exp/tundra:
// saw2sin
module saw2sin
( input  var        i_clk
, input  var [15:0] i_saw
, output var [15:0] o_sin
);
Size in the first run: ~6800 cells after synthesis, ~16 flip-flops, about 33 I/O pins, roughly 44000 sq um of cells after synthesis.
Settings: LEC_CHECK=0, ABC_AREA=1, CAP_MARGIN=20, CORE_ASPECT_RATIO=1.33, CORE_MARGIN=2, CORE_UTILIZATION=72, CTS_CLUSTER_DIAMETER=312, CTS_CLUSTER_SIZE=92, SLEW_MARGIN=20; clock period 19.9 ns.
run.sh (not shown) runs the stock make flow with config.mk's settings and CLKGATE_MAP_FILE=.
exp/tundra did not finish: a tool error stopped it during 3_5_place_dp.
Modified inputs, exp/cedar compared to exp/tundra
# exp/tundra
export LEC_CHECK = 0
export ABC_AREA = 1
export CAP_MARGIN = 20
export CORE_ASPECT_RATIO = 1.33
export CORE_MARGIN = 2
export CORE_UTILIZATION = 72
export CTS_CLUSTER_DIAMETER = 312
export CTS_CLUSTER_SIZE = 92
export SLEW_MARGIN = 20
create_clock -name core_clock -period 19.9 [get_ports {i_clk}]
# exp/cedar
export LEC_CHECK = 0
export CAP_MARGIN = 20
export CORE_MARGIN = 2
export CORE_UTILIZATION = 65
export SLEW_MARGIN = 20
create_clock -name core_clock -period 52.8 [get_ports {i_clk}]
Notes after the runs:
In the flow results for exp/cedar and exp/tundra, the count of instantiated cells in the yosys netlist is smaller on exp/cedar.
Of exp/cedar and exp/tundra, exp/tundra shows the higher post-synth area from yosys stat, with exp/cedar below it.
exp/cedar: it failed during 3_5_place_dp, and the tool reported DPL-0033.
Per the comparison of exp/cedar with exp/tundra, final estimated routing congestion in global placement down 6.1%; number of distinct library cells after synthesis up 64%; area of the die up about 10%; post-synthesis instance area down 290 sq um; share of synthesized cell area in and, or, nand and nor gates down 7.4 points.
exp/cedar vs. exp/tundra: synthesized cell count went down by 11%.
Edits applied to the flow inputs when going from exp/cedar to exp/maple:
# exp/cedar
export LEC_CHECK = 0
export CAP_MARGIN = 20
export CORE_MARGIN = 2
export CORE_UTILIZATION = 65
export SLEW_MARGIN = 20
create_clock -name core_clock -period 52.8 [get_ports {i_clk}]
# exp/maple
export LEC_CHECK = 0
export CAP_MARGIN = 20
export CORE_MARGIN = 2
export CORE_UTILIZATION = 40
export MIN_ROUTING_LAYER = met2
export SLEW_MARGIN = 20
create_clock -name core_clock -period 63.8 [get_ports {i_clk}]
### Flow results
- Looking across exp/cedar and exp/maple, the single run that reached the end with no open violations was exp/maple.
- As the logs show, exp/cedar stopped at 3_5_place_dp after a tool error, so it never reached the end of the flow.
- Comparing exp/maple against exp/cedar, there is no change at all in number of cell instances after yosys synthesis.
- Between exp/maple and exp/cedar, it is exp/maple whose die boundary height is higher, by 72 microns.
- Reported for exp/cedar and exp/maple, xor/xnor cell area share of the yosys netlist turned out identical to the last digit.
- Reported for exp/cedar and exp/maple, number of top-level pins turned out identical to the last digit.
- Cell row count is higher on exp/maple
- Share of synthesized cell area in and, or, nand and nor gates across exp/cedar and exp/maple: no real change.
- In exp/maple relative to exp/cedar, overall chip area had gone up by more than half.
- Higher effective utilization at floorplan among exp/cedar and exp/maple: exp/cedar
- exp/maple vs. exp/cedar: final estimated routing congestion in global placement went down; area of the core region increased about 60%.
diff inputs: exp/maple => exp/umber
# exp/maple
export LEC_CHECK = 0
export CAP_MARGIN = 20
export CORE_MARGIN = 2
export CORE_UTILIZATION = 40
export MIN_ROUTING_LAYER = met2
export SLEW_MARGIN = 20
create_clock -name core_clock -period 63.8 [get_ports {i_clk}]
# exp/umber
export LEC_CHECK = 0
export CAP_MARGIN = 20
export CORE_MARGIN = 2
export CORE_UTILIZATION = 40
export SLEW_MARGIN = 20
create_clock -name core_clock -period 67.6 [get_ports {i_clk}]
--- outcome ---
- Taking exp/maple as the reference, in exp/umber die outline area held; highest fanout seen on the critical path held.
- Final period utilization was lower in the run labelled exp/umber.
- There was hardly any difference in sequential share of layout area between exp/umber and exp/maple.
What exp/quartz does differently from exp/umber at the input level:
# exp/umber
export LEC_CHECK = 0
export CAP_MARGIN = 20
export CORE_MARGIN = 2
export CORE_UTILIZATION = 40
export SLEW_MARGIN = 20
create_clock -name core_clock -period 67.6 [get_ports {i_clk}]
# exp/quartz
export LEC_CHECK = 0
export CAP_MARGIN = 20
export CORE_MARGIN = 2
export CORE_UTILIZATION = 9
export SLEW_MARGIN = 20
create_clock -name core_clock -period 78.7 [get_ports {i_clk}]
==> comparison <==
Number of nets at the end of the flow in exp/quartz vs exp/umber: down 4.2%. Summary of exp/quartz over exp/umber: global-route wire length before repair shows no meaningful change; total wire length shows a reduction of about 3.2%; final non-filler cell total shows an increase of about 60%. Looking at library cell contributing the largest single delay on the critical path, the sky130_fd_sc_hd__or4_1 result is from exp/umber; the sky130_fd_sc_hd__nor4_1 one comes from exp/quartz. Highest metal layer with signal wires: met5 -> exp/umber, met4 -> exp/quartz.
--- input diff exp/quartz..exp/xenon ---
# exp/quartz
export LEC_CHECK = 0
export CAP_MARGIN = 20
export CORE_MARGIN = 2
export CORE_UTILIZATION = 9
export SLEW_MARGIN = 20
create_clock -name core_clock -period 78.7 [get_ports {i_clk}]
# exp/xenon
export LEC_CHECK = 0
export CAP_MARGIN = 20
export CORE_MARGIN = 2
export CORE_UTILIZATION = 15
export SLEW_MARGIN = 20
create_clock -name core_clock -period 76.6 [get_ports {i_clk}]
==> results <==
Having completed the whole flow, exp/xenon delivered a layout that passed the timing, design-rule and antenna checks. The run with more routed wire is exp/quartz, not exp/xenon. On slack of the critical path, exp/xenon does better than exp/quartz. Between exp/quartz and exp/xenon, the flow reports final design area excluding fillers decreasing by a few percent. When the final numbers for exp/xenon and exp/quartz were put side by side, the horizontal extent of the die turned out to be smaller in exp/xenon.

---

build 50:
The RTL this note starts from:
==> flow/design.v <==
`default_nettype none
module cordic
( input  var [15:0] i_qph  
, output var [15:0] o_sin  
);
logic [15:0] i_x;
logic [15:0] i_y;
always_comb i_x = i_qph[15] ? 16'h0000 : 16'hDBD9;
always_comb i_y = i_qph[15] ? 16'hDBD9 : 16'h0000;
logic [22:0] cordic_angle [0:18];
always_comb cordic_angle[ 0] = 23'h25C80A;  
always_comb cordic_angle[ 1] = 23'h13F670;  
always_comb cordic_angle[ 2] = 23'h0A2223;  
always_comb cordic_angle[ 3] = 23'h05161A;  
always_comb cordic_angle[ 4] = 23'h028BAF;  
always_comb cordic_angle[ 5] = 23'h0145EC;  
always_comb cordic_angle[ 6] = 23'h00A2F8;  
always_comb cordic_angle[ 7] = 23'h00517C;  
always_comb cordic_angle[ 8] = 23'h0028BE;  
always_comb cordic_angle[ 9] = 23'h00145F;  
always_comb cordic_angle[10] = 23'h000A2F;  
always_comb cordic_angle[11] = 23'h000517;  
always_comb cordic_angle[12] = 23'h00028B;  
always_comb cordic_angle[13] = 23'h000145;  
always_comb cordic_angle[14] = 23'h0000A2;  
always_comb cordic_angle[15] = 23'h000051;  
always_comb cordic_angle[16] = 23'h000028;  
always_comb cordic_angle[17] = 23'h000014;  
always_comb cordic_angle[18] = 23'h00000A;  
/*verilator lint_off UNOPTFLAT*/
logic [18:0] x [0:19];
logic [18:0] y [0:19];
logic [22:0] p [0:19];
/*verilator lint_on UNOPTFLAT*/
always_comb x[0] = {1'b0, i_x, {2{1'b0}}};
always_comb y[0] = {1'b0, i_y, {2{1'b0}}};
always_comb p[0] = {i_qph, {7{1'b0}}};
/*verilator lint_off ALWCOMBORDER*/
for (genvar i = 0; i < 19; i = i + 1) begin: l_cordic_steps
  always_comb
    if (p[i][22]) begin
      x[i+1] = x[i] + (y[i] >>> (i+1));
      y[i+1] = y[i] - (x[i] >>> (i+1));
      p[i+1] = p[i] + cordic_angle[i];
    end else begin
      x[i+1] = x[i] - (y[i] >>> (i+1));
      y[i+1] = y[i] + (x[i] >>> (i+1));
      p[i+1] = p[i] - cordic_angle[i];
    end
end
/*verilator lint_on ALWCOMBORDER*/
always_comb
  if (i_qph > 16'd65508)   o_sin = 16'hFFFE;
  else if (i_qph < 16'd32) o_sin = i_qph + (i_qph >> 1);
  else                     o_sin = y[19][17:2];
endmodule
`default_nettype none
module saw2sin
( input  var        i_clk
, input  var [15:0] i_saw
, output var [15:0] o_sin
);
logic invert;
always_comb invert = i_saw[15];
logic reverse;
always_comb reverse = i_saw[14];
logic [15:0] qsaw;
always_comb qsaw = reverse
  ? {~i_saw[13:0], 2'b11}  
  : {i_saw[13:0], 2'b01};  
logic [15:0] qsin;
cordic cordic
( .i_qph (qsaw)
, .o_sin (qsin)
);
logic [16:0] sin;
always_ff @(posedge i_clk) sin <= reverse
  ? (invert ? ~{1'b1, qsin[15:0]}           
            : {1'b1, qsin[15:0]} + 17'd1)   
  : (invert ? ~{1'b1, qsin[15:0]} + 17'd2   
            : {1'b1, qsin[15:0]} + 17'd0);  
always_comb o_sin = sin[16:1];
endmodule
Settings: LEC_CHECK=0, CAP_MARGIN=5, CELL_PAD_IN_SITES_DETAIL_PLACEMENT=2, CELL_PAD_IN_SITES_GLOBAL_PLACEMENT=0, CORE_MARGIN=4, CORE_UTILIZATION=54, CTS_CLUSTER_SIZE=57, HOLD_SLACK_MARGIN=0.15, MAX_ROUTING_LAYER=met4, PLACE_DENSITY_LB_ADDON=0.17, SETUP_SLACK_MARGIN=-2.0, SLEW_MARGIN=20; clock period 95.9 ns.
FAIL build 50 @ 3_5_place_dp: tool exited with error
Changes in build 13 relative to build 50:
- a change of CORE_UTILIZATION from 54 to 40
- a change of CAP_MARGIN from 5 to 20
- a deleted PLACE_DENSITY_LB_ADDON that had been 0.17
- a deleted CTS_CLUSTER_SIZE that had been 57
- a deleted MAX_ROUTING_LAYER that had been met4
- a change of CORE_MARGIN from 4 to 2
- a deleted SETUP_SLACK_MARGIN that had been -2.0
- a deleted CELL_PAD_IN_SITES_DETAIL_PLACEMENT that had been 2
- a deleted CELL_PAD_IN_SITES_GLOBAL_PLACEMENT that had been 0
- a deleted HOLD_SLACK_MARGIN that had been 0.15
- a change of the clock period (ns, I/O delays scaled along) from 95.9 to 70.0
==> comparison <==
- Every run in build 13 and build 50 closed cleanly, with the single exception of build 50.
- FAIL build 50 @ 3_5_place_dp: tool exited with error
- The final reports for build 13 and build 50 show number of placement rows higher in the former.
- From build 13 to build 50, area after synthesis did not move at all.
- Global placement routability congestion of build 13 exceeds that of build 50 slightly.
- [compare] base=build 50 new=build 13: vertical die dimension increased by 14% relative to the old numbers, chip area increased by 27,000 sq um relative to the old numbers.
- Taking build 50 as the reference, in build 13 initial core utilization lower; area of the placeable core has increased.
--- input diff build 13..build 67 ---
- a change of CORE_UTILIZATION from 40 to 70
- a change of the clock period (ns, I/O delays scaled along) from 70.0 to 54.0
[summary]
Seen in the log of build 67: DPL-0038 during 3_5_place_dp, after which the run never completed.
Comparing build 67 against build 13, there is no change at all in area fraction in and, or, nand and nor cells after synthesis.
Vertical die size, build 13 and build 67: smaller value in build 67
Number of rows in the core area was lower in the run labelled build 67.
As far as post-synth tally of flip-flops with integrated enable goes, build 67 and build 13 are indistinguishable; the numbers are identical.
Build 13 has lower final weighted congestion of routability-driven global placement than build 67.
As of build 67, floorplan core area had fallen by more than a quarter compared to build 13.
Yosys-reported design area after synthesis: build 13 vs build 67 identical
Number of nets at floorplan of build 67 is on par with build 13.
Build 67 ended up with a higher initial core utilization than build 13 did.
Die area (build 67 / build 13): 0.58
Diff build 13..build 67 | adder-cell area share of the yosys netlist | unchanged
